== run A ==
Design decode, start of the top module:
module decode(
	clk		,
	rst_n		,
	data_in	,
	data_out	
	);
	input clk;
	input rst_n;
	input [1:0] data_in;	 
	output reg data_out;
	wire [1:0] dis_00,dis_01,dis_10,dis_11;
	wire [31:0] add_1,add_2,add_3,add_4,add_5,add_6,add_7,add_8;
	reg [9:0]	path_s0,path_s1,path_s2,path_s3;   
	reg [31:0]	dis_s0,dis_s1,dis_s2,dis_s3;
	reg [19:0]count_clear;
	assign dis_00=data_in[1]+data_in[0];
	assign dis_01=data_in[1]+(data_in[0]^1'b1);
	assign dis_10=(data_in[1]^1'b1)+data_in[0];
	assign dis_11=(data_in[1]^1'b1)+(data_in[0]^1'b1);
	always @(posedge clk or negedge rst_n)
		if (rst_n==1'b0)
			count_clear<=20'b0;
		else if (count_clear>=20'd50000)
			count_clear<=20'b0;
		else
			count_clear<=count_clear+1'b1;
	assign add_1=dis_00+dis_s0;  
	assign add_2=dis_11+dis_s2;
	always @(posedge clk or negedge rst_n)
	begin
		if (rst_n==1'b0) 
			begin
				path_s0=10'b0;
				dis_s0=32'b0;
			end
		else if (count_clear==20'd50000)
			begin
				path_s0=10'b0;
				dis_s0=32'b0;
			end
		else if (add_1<=add_2)
			begin
				path_s0<={path_s0[8:0],1'b0};
				dis_s0<=add_1;
			end
		else 
			begin
				path_s0<={path_s2[8:0],1'b0};
				dis_s0<=add_2;
			end
	end
	assign add_3=dis_11+dis_s0;
	assign add_4=dis_00+dis_s2;
	always @(posedge clk or negedge rst_n)
	begin
		if (rst_n==1'b0) 
			begin
				path_s1=10'b0;
				dis_s1=32'b0;
			end
		else if (count_clear==20'd50000)
			begin
				path_s1=10'b0;
				dis_s1=32'b0;
			end
		else if (add_3<=add_4)
			begin
				path_s1<={path_s0[8:0],1'b1};
				dis_s1<=add_3;
			end
		else 
			begin
				path_s1<={path_s2[8:0],1'b1};
				dis_s1<=add_4;
			end
	end
	assign add_5=dis_01+dis_s1;
	assign add_6=dis_10+dis_s3;
	always @(posedge clk or negedge rst_n)
	begin
		if (rst_n==1'b0)
			begin
				path_s2=10'b0;
				dis_s2=32'b0;
			end
  ...
Size in the first run: roughly 180 flip-flops, about 5 I/O pins, about 0.019 sq mm of cells after synthesis.
make LEC_CHECK=0 CAP_MARGIN=20 CORE_MARGIN=2 CORE_UTILIZATION=65 CTS_CLUSTER_SIZE=50 HOLD_SLACK_MARGIN=0.29 PLACE_DENSITY=0.6 SETUP_SLACK_MARGIN=1.11 SLEW_MARGIN=20 finish   # period 4.33 ns
run.sh (not shown) runs the stock make flow with config.mk's settings and CLKGATE_MAP_FILE=.
Run A: aborted in global routing (tool error)
Input-level comparison between run B and run A:
- CORE_UTILIZATION changed from 65 to 67
- CTS_CLUSTER_SIZE changed from 50 to 37
- CTS_CLUSTER_DIAMETER newly set to 353
- SETUP_SLACK_MARGIN removed (was 1.11)
- HOLD_SLACK_MARGIN removed (was 0.29)
- the clock period (ns, I/O delays scaled along) changed from 4.33 to 4.87
Results
The flow completed for run B, but it is not clean: the layout still shows negative setup slack. Reported for run B and run A, xor/xnor cell area share of the yosys netlist turned out identical to the last digit. Comparing run B with run A, the proportion of synthesized flip-flops having asynchronous set or reset came out essentially unchanged. Per the comparison of run B with run A, die size went down by 2.9%; post-synthesis share of cell area spent on full adders, half adders and majority gates stayed essentially flat; effective utilization at floorplan now larger; number of placed I/O pins did not really move; core box area now smaller. Cell row count down 1.6% in run B wrt run A. Relative to run A, the overall die width of run B is lower by 2.6 microns. Area of placed instances in run B is about 4.3% lower than in run A.
Input-level comparison between run C and run B:
- CORE_UTILIZATION changed from 67 to 68
- CTS_CLUSTER_DIAMETER removed (was 353)
- CTS_CLUSTER_SIZE removed (was 37)
- the clock period (ns, I/O delays scaled along) changed from 4.87 to 8.18
--- outcome ---
Run C completed; timing, DRC and antenna clean. Re worst hold slack: run C and run B aren't equal, and the lower value belongs to run B. Diff run C..run B | number of primary I/O pins | unchanged. Capturing instance or port of the critical path = dis_s3[8]: run B; capturing instance or port of the critical path = dis_s1[24]: run C. Run comparison: run C highest-delay cell along the critical path sky130_fd_sc_hd__nor4_1; run B highest-delay cell along the critical path sky130_fd_sc_hd__or3_4. Looking at effective utilization at floorplan across run C and run B, the one that comes out higher is run C.
### run C -> run D
- an added CTS_CLUSTER_SIZE of 98
- an added CTS_CLUSTER_DIAMETER of 397
- a change of CORE_UTILIZATION from 68 to 59
- a change of the clock period (ns, I/O delays scaled along) from 8.18 to 6.0
==> comparison <==
Run D vs run C: pin count of the biggest net entering global routing down. Highest cell delay on the worst timing path ends up higher on run C. When the final numbers for run C and run D were put side by side, the placed instance count turned out to be smaller in run C.
Modified inputs, run E compared to run D
- changing CORE_UTILIZATION from 59 to 30
- changing CTS_CLUSTER_DIAMETER from 397 to 272
Results
Diff run D -> run E: transition at the pin with the smallest max-transition slack saw a decrease.
Run E | status: complete | timing, DRC, antenna: pass
The maximum clock frequency of run E is higher than that of run D.
Compared with run D, in run E final wirelength now sits lower.
## Diff of input files: run F against run E
- swapping 272 for 339 in CTS_CLUSTER_DIAMETER
- putting CELL_PAD_IN_SITES_GLOBAL_PLACEMENT at 1 where nothing was set
- putting CORE_ASPECT_RATIO at 0.5 where nothing was set
- swapping 30 for 40 in CORE_UTILIZATION
- swapping 0.6 for 0.82 in PLACE_DENSITY
### Flow results
- Run E -> run F: non-clock buffer count increased by more than a quarter
- Delta (run F minus run E): final worst slack went down; global-route usage went up; global-route wire length before repair went up; post-route cell area went up; multi-input gate share of total cell area went down.
- Maximum single-stage delay on the critical path was lower in the run labelled run F.
